==> pepper <==
==> flow/design.v (excerpt) <==
module spi_host #
	(
		parameter C_S_AXIS_TDATA_WIDTH = 32,
		parameter integer C_S_AXI_DATA_WIDTH	= 32,
		parameter integer C_S_AXI_ADDR_WIDTH	= 8,
		parameter integer SPI_CS_WIDTH	= 16
	) (
	input spi_clk_i,
	output spi_clk_o,
	output spi_clk_t,
	input spi_mosi_i,
	output spi_mosi_o,
	output spi_mosi_t,
	input spi_miso_i,
	output spi_miso_o,
	output spi_miso_t,
	input [SPI_CS_WIDTH - 1:0]spi_cs_i,
	output [SPI_CS_WIDTH - 1:0]spi_cs_o,
	output [SPI_CS_WIDTH - 1:0]spi_cs_t,
	input  s_axi_aclk,
	input  s_axi_aresetn,
	input [C_S_AXI_ADDR_WIDTH-1 : 0] s_axi_awaddr,
	input  s_axi_awvalid,
	output  s_axi_awready,
	input [C_S_AXI_DATA_WIDTH-1 : 0] s_axi_wdata,
	input  s_axi_wvalid,
	output  s_axi_wready,
	output [1 : 0] s_axi_bresp,
	output  s_axi_bvalid,
	input  s_axi_bready,
	input [C_S_AXI_ADDR_WIDTH-1 : 0] s_axi_araddr,
	input  s_axi_arvalid,
	output  s_axi_arready,
	output [C_S_AXI_DATA_WIDTH-1 : 0] s_axi_rdata,
	output [1 : 0] s_axi_rresp,
	output  s_axi_rvalid,
	input  s_axi_rready,
	output  s_axis_tready,
	input [C_S_AXIS_TDATA_WIDTH-1 : 0] s_axis_tdata,
	input  s_axis_tlast,
	input  s_axis_tvalid,
	input  m_axis_tready,
	output [C_S_AXIS_TDATA_WIDTH-1 : 0] m_axis_tdata,
	output  m_axis_tlast,
	output  m_axis_tvalid
);
localparam integer OP_STATUS_ADDR = 0;
localparam integer DATA_ACCESS_ADDR = 4;
localparam integer SPI_CS_W1C_ADDR = 8;
localparam integer SPI_CHIP_SEL_ADDR = 12;
localparam integer SPI_CS_W1S_ADDR = 16;
localparam integer SPI_CTL_ADDR = 20;
localparam integer SPI_CLK_SPCL_ADDR = 24;
localparam integer SPI_BURST_CNT_ADDR = 28;
wire rst_n;
assign rst_n = s_axi_aresetn;
reg [C_S_AXI_ADDR_WIDTH-1:0]awaddr_r;
wire aw_success;
assign aw_success = s_axi_awvalid & s_axi_awready;
reg [C_S_AXI_ADDR_WIDTH-1:0]araddr_r;
wire ar_success;
assign ar_success = s_axi_arvalid & s_axi_arready;
wire spi_state_is_idle;
assign spi_state_is_idle = (spi_control_state == AXI_SPI_STATE_IDLE);
always @(posedge s_axi_aclk or negedge rst_n ) begin
	if(~rst_n)begin
  ...
==> flow/config.mk <==
export PLATFORM = sky130hd
export DESIGN_NAME = spi_host
export DESIGN_NICKNAME = spi_host
export VERILOG_FILES = /design/flow/design.v
export SDC_FILE = /design/flow/constraint.sdc
export NUM_CORES = 4
export LEC_CHECK = 0
export CAP_MARGIN = 35
export CELL_PAD_IN_SITES_DETAIL_PLACEMENT = 2
export CELL_PAD_IN_SITES_GLOBAL_PLACEMENT = 3
export CORE_ASPECT_RATIO = 1.28
export CORE_MARGIN = 2
export CORE_UTILIZATION = 40
export HOLD_SLACK_MARGIN = 0.11
export PLACE_DENSITY = 0.6
export SETUP_SLACK_MARGIN = 1.69
export SLEW_MARGIN = 20
export TNS_END_PERCENT = 85
==> flow/constraint.sdc <==
create_clock -name core_clock -period 13.3 [get_ports {s_axi_aclk}]
set_input_delay 2.6600 -clock core_clock [delete_from_list [all_inputs] [get_ports {s_axi_aclk}]]
set_output_delay 2.6600 -clock core_clock [all_outputs]
set_load 0.01 [all_outputs]
run.sh (not shown) runs the stock make flow with config.mk's settings and CLKGATE_MAP_FILE=.
==> onyx (differences from pepper) <==
Settings changed: CAP_MARGIN 35 to 20, CELL_PAD_IN_SITES_DETAIL_PLACEMENT 2 to not set, CELL_PAD_IN_SITES_GLOBAL_PLACEMENT 3 to not set, CORE_ASPECT_RATIO 1.28 to not set, CORE_UTILIZATION 40 to 68, CTS_CLUSTER_DIAMETER set to 395, HOLD_SLACK_MARGIN 0.11 to not set, PLACE_DENSITY 0.6 to 0.4, SETUP_SLACK_MARGIN 1.69 to not set, TNS_END_PERCENT 85 to not set.
==> flow/constraint.sdc (replaced) <==
create_clock -name core_clock -period 8.67 [get_ports {s_axi_aclk}]
set_input_delay 1.7340 -clock core_clock [delete_from_list [all_inputs] [get_ports {s_axi_aclk}]]
set_output_delay 1.7340 -clock core_clock [all_outputs]
set_load 0.01 [all_outputs]
==> flow_metrics.env <==
# yosys + openroad results
export IMPL_crit_chain="clkdlybuf4s50_1 > nand2_1 > mux2i_1 > inv_1 > nor2_1 > nor3_1 > a211oi_2 > buf_4 > o21ai_0 > clkdlybuf4s50_1"
export IMPL_outcome="no timing/DRC/antenna violations"
export IMPL_clk_latency_ns=0.56
export IMPL_power_leader="combinational logic"
# the run above: pepper

==> flow_metrics.env <==
# yosys + openroad results
export IMPL_outcome="no timing/DRC/antenna violations"
export IMPL_crit_chain="clkdlybuf4s50_1 > nand2_1 > mux2i_1 > inv_1 > nor2_1 > nor3_1 > a211oi_4 > o21ai_0 > clkdlybuf4s50_1"
export IMPL_num_nets_final=1690
export IMPL_power_leader="registers"
export IMPL_clk_latency_ns=0.53
export IMPL_cts_tree="yes"
export IMPL_skew_ns=0.00789
export IMPL_critPathMaxFanout=20
# the run above: onyx


---

==> inputs of trial 12 <==
spi_host again, from the RTL that the note above started with.
clock: 9.04 ns
lec_check: 0
cap_margin: 20
core_margin: 2
core_utilization: 72
cts_cluster_diameter: 40
cts_cluster_size: 14
hold_slack_margin: -0.1
max_routing_layer: met4
place_density_lb_addon: 0.24
slew_margin: 20
==> build 8 (differences from trial 12) <==
CORE_UTILIZATION = 70   (was 72)
CTS_CLUSTER_DIAMETER = default   (was 40)
CTS_CLUSTER_SIZE = 24   (was 14)
HOLD_SLACK_MARGIN = default   (was -0.1)
MAX_ROUTING_LAYER = default   (was met4)
PLACE_DENSITY = 0.6   (was default)
PLACE_DENSITY_LB_ADDON = default   (was 0.24)
==> flow/constraint.sdc (replaced) <==
create_clock -name core_clock -period 4.54 [get_ports {s_axi_aclk}]
set_input_delay 0.9080 -clock core_clock [delete_from_list [all_inputs] [get_ports {s_axi_aclk}]]
set_output_delay 0.9080 -clock core_clock [all_outputs]
set_load 0.01 [all_outputs]
==> build 93 (differences from trial 12) <==
CORE_UTILIZATION = 40   (was 72)
CTS_CLUSTER_DIAMETER = default   (was 40)
CTS_CLUSTER_SIZE = default   (was 14)
HOLD_SLACK_MARGIN = default   (was -0.1)
MAX_ROUTING_LAYER = default   (was met4)
PLACE_DENSITY = 0.6   (was default)
PLACE_DENSITY_LB_ADDON = default   (was 0.24)
==> flow/constraint.sdc (replaced) <==
create_clock -name core_clock -period 10.0 [get_ports {s_axi_aclk}]
set_input_delay 2.0000 -clock core_clock [delete_from_list [all_inputs] [get_ports {s_axi_aclk}]]
set_output_delay 2.0000 -clock core_clock [all_outputs]
set_load 0.01 [all_outputs]
==> reports/results.ini <==
[outcome]
status = finished clean

[clock_tree]
clk_latency_ns = 0.56

[global_routing]
antenna_found_initial = 0
grt_start_max_net_pins = 99

[setup_path]
crit_buf_inv = 3

[power]
peakVddDrop_mv = 0.142

[worst_hold_path]
holdPathEnd = spi_clk_pscl[14]$_DFF_PN0_

[floorplan]
initCoreUtil_pct = 40.6

[sta]
hold_slack_ns = 0.472

The numbers above come from build 93.

==> reports/results.ini <==
[outcome]
status = finished clean

[global_routing]
grt_start_max_net_pins = 85
antenna_found_initial = 1

[clock_tree]
clk_latency_ns = 0.51
clkSinkCount = 245

[setup_path]
crit_buf_inv = 3

[power]
peakVddDrop_mv = 0.189

[worst_hold_path]
holdPathEnd = awaddr_r[0]$_DFFE_PN0P_

[sta]
hold_slack_ns = 0.483

[floorplan]
initCoreUtil_pct = 73.3

The numbers above come from trial 12.

==> reports/results.ini <==
[floorplan]
initCoreUtil_pct = 70.6

[sta]
hold_slack_ns = 0.420

[outcome]
status = finished clean

[layout]
fill_cells = 1056
logic_area_sq_um = 6890

[setup_path]
crit_buf_inv = 6

[global_routing]
grt_start_max_net_pins = 108
antenna_found_initial = 1
use_met1_pct = 52.2

[yosys]
syn_avg_cell_area_sq_um = 9.36
async_flop_share_pct = 100

The numbers above come from build 8.


---

==> inputs of job 2495 <==
spi_host again, from the RTL that the note above started with.
clock: 9.04 ns
lec_check: 0
cap_margin: 20
core_margin: 2
core_utilization: 72
cts_cluster_diameter: 40
cts_cluster_size: 38
hold_slack_margin: -0.1
place_density: 0.6
slew_margin: 20
==> job 8362: changes against job 2495 <==
- CTS_CLUSTER_DIAMETER: 40 -> unset
- CTS_CLUSTER_SIZE: 38 -> 25
- HOLD_SLACK_MARGIN: -0.1 -> unset
- PLACE_DENSITY: 0.6 -> 0.65
- SETUP_SLACK_MARGIN: unset -> 0.46
- TNS_END_PERCENT: unset -> 50
==> flow/constraint.sdc (replaced) <==
create_clock -name core_clock -period 4.27 [get_ports {s_axi_aclk}]
set_input_delay 0.8540 -clock core_clock [delete_from_list [all_inputs] [get_ports {s_axi_aclk}]]
set_output_delay 0.8540 -clock core_clock [all_outputs]
set_load 0.01 [all_outputs]
==> metrics.json <==
{
  "status": "finished clean",
  "detail_route.first_pass.iterations": 15,
  "post-dp-hpwl_um": 28120,
  "area_delta_synth_final_pct": 22.22,
  "highest_clock_frequency_the_design_can_meet_mhz": 257.4,
  "grt_pass1_vias": 13330
}
the above is filed under job 8362

==> metrics.json <==
{
  "arrival_ps": 5770,
  "grt_pass1_vias": 12670,
  "status": "finished clean",
  "ys_cells": 1459,
  "detail_route.first_pass.iterations": 13,
  "area_delta_synth_final_pct": 20.27,
  "post-dp-hpwl_um": 27150,
  "ys_sh_mux_pct": 9.958
}
the above is filed under job 2495


---

==> inputs of run Y <==
spi_host again, from the RTL that the note above started with.
export LEC_CHECK = 0
export CAP_MARGIN = 20
export CORE_MARGIN = 2
export CORE_UTILIZATION = 72
export CTS_CLUSTER_DIAMETER = 40
export CTS_CLUSTER_SIZE = 38
export HOLD_SLACK_MARGIN = -0.09
export PLACE_DENSITY = 0.6
export SLEW_MARGIN = 20
create_clock -name core_clock -period 8.13 [get_ports {s_axi_aclk}]
==> run F: changes against run Y <==
- CORE_UTILIZATION: 72 -> 23
- CTS_CLUSTER_DIAMETER: 40 -> not set
- CTS_CLUSTER_SIZE: 38 -> not set
- HOLD_SLACK_MARGIN: -0.09 -> not set
==> flow/constraint.sdc (replaced) <==
create_clock -name core_clock -period 11.4 [get_ports {s_axi_aclk}]
set_input_delay 2.2800 -clock core_clock [delete_from_list [all_inputs] [get_ports {s_axi_aclk}]]
set_output_delay 2.2800 -clock core_clock [all_outputs]
set_load 0.01 [all_outputs]
==> run C: changes against run Y <==
- ABC_AREA: not set -> 1
- CTS_CLUSTER_SIZE: 38 -> 72
- HOLD_SLACK_MARGIN: -0.09 -> -0.1
- PLACE_DENSITY: 0.6 -> 0.37
==> flow/constraint.sdc (replaced) <==
create_clock -name core_clock -period 9.04 [get_ports {s_axi_aclk}]
set_input_delay 1.8080 -clock core_clock [delete_from_list [all_inputs] [get_ports {s_axi_aclk}]]
set_output_delay 1.8080 -clock core_clock [all_outputs]
set_load 0.01 [all_outputs]
==> comparison <==
Run Y produced a clean layout. Run C passed the timing, design-rule and antenna checks. Run F finished with timing, DRC and antenna clean. First-iteration DRC count: run F < run Y < run C. Between run F and run C, the lower count of clock-buffer cells in the layout is in run C (gap 8). Core utilization: run Y > run C > run F. In flip-flop count, run Y and run C do not differ. The die area of run F is 2.8 times that of run C. Of run C and run F, run C has the higher synthesized cell count (gap 46%, measured against run F). The highest register-to-register slack belongs to run F, the lowest to run Y. Cell count: run Y < run F < run C. Against run F, the critical path depth of run Y is lower by 1. Of run F and run Y, run F has the higher setup slack (gap 2200 ps). Worst hold slack: run Y is higher than run F (15 ps).
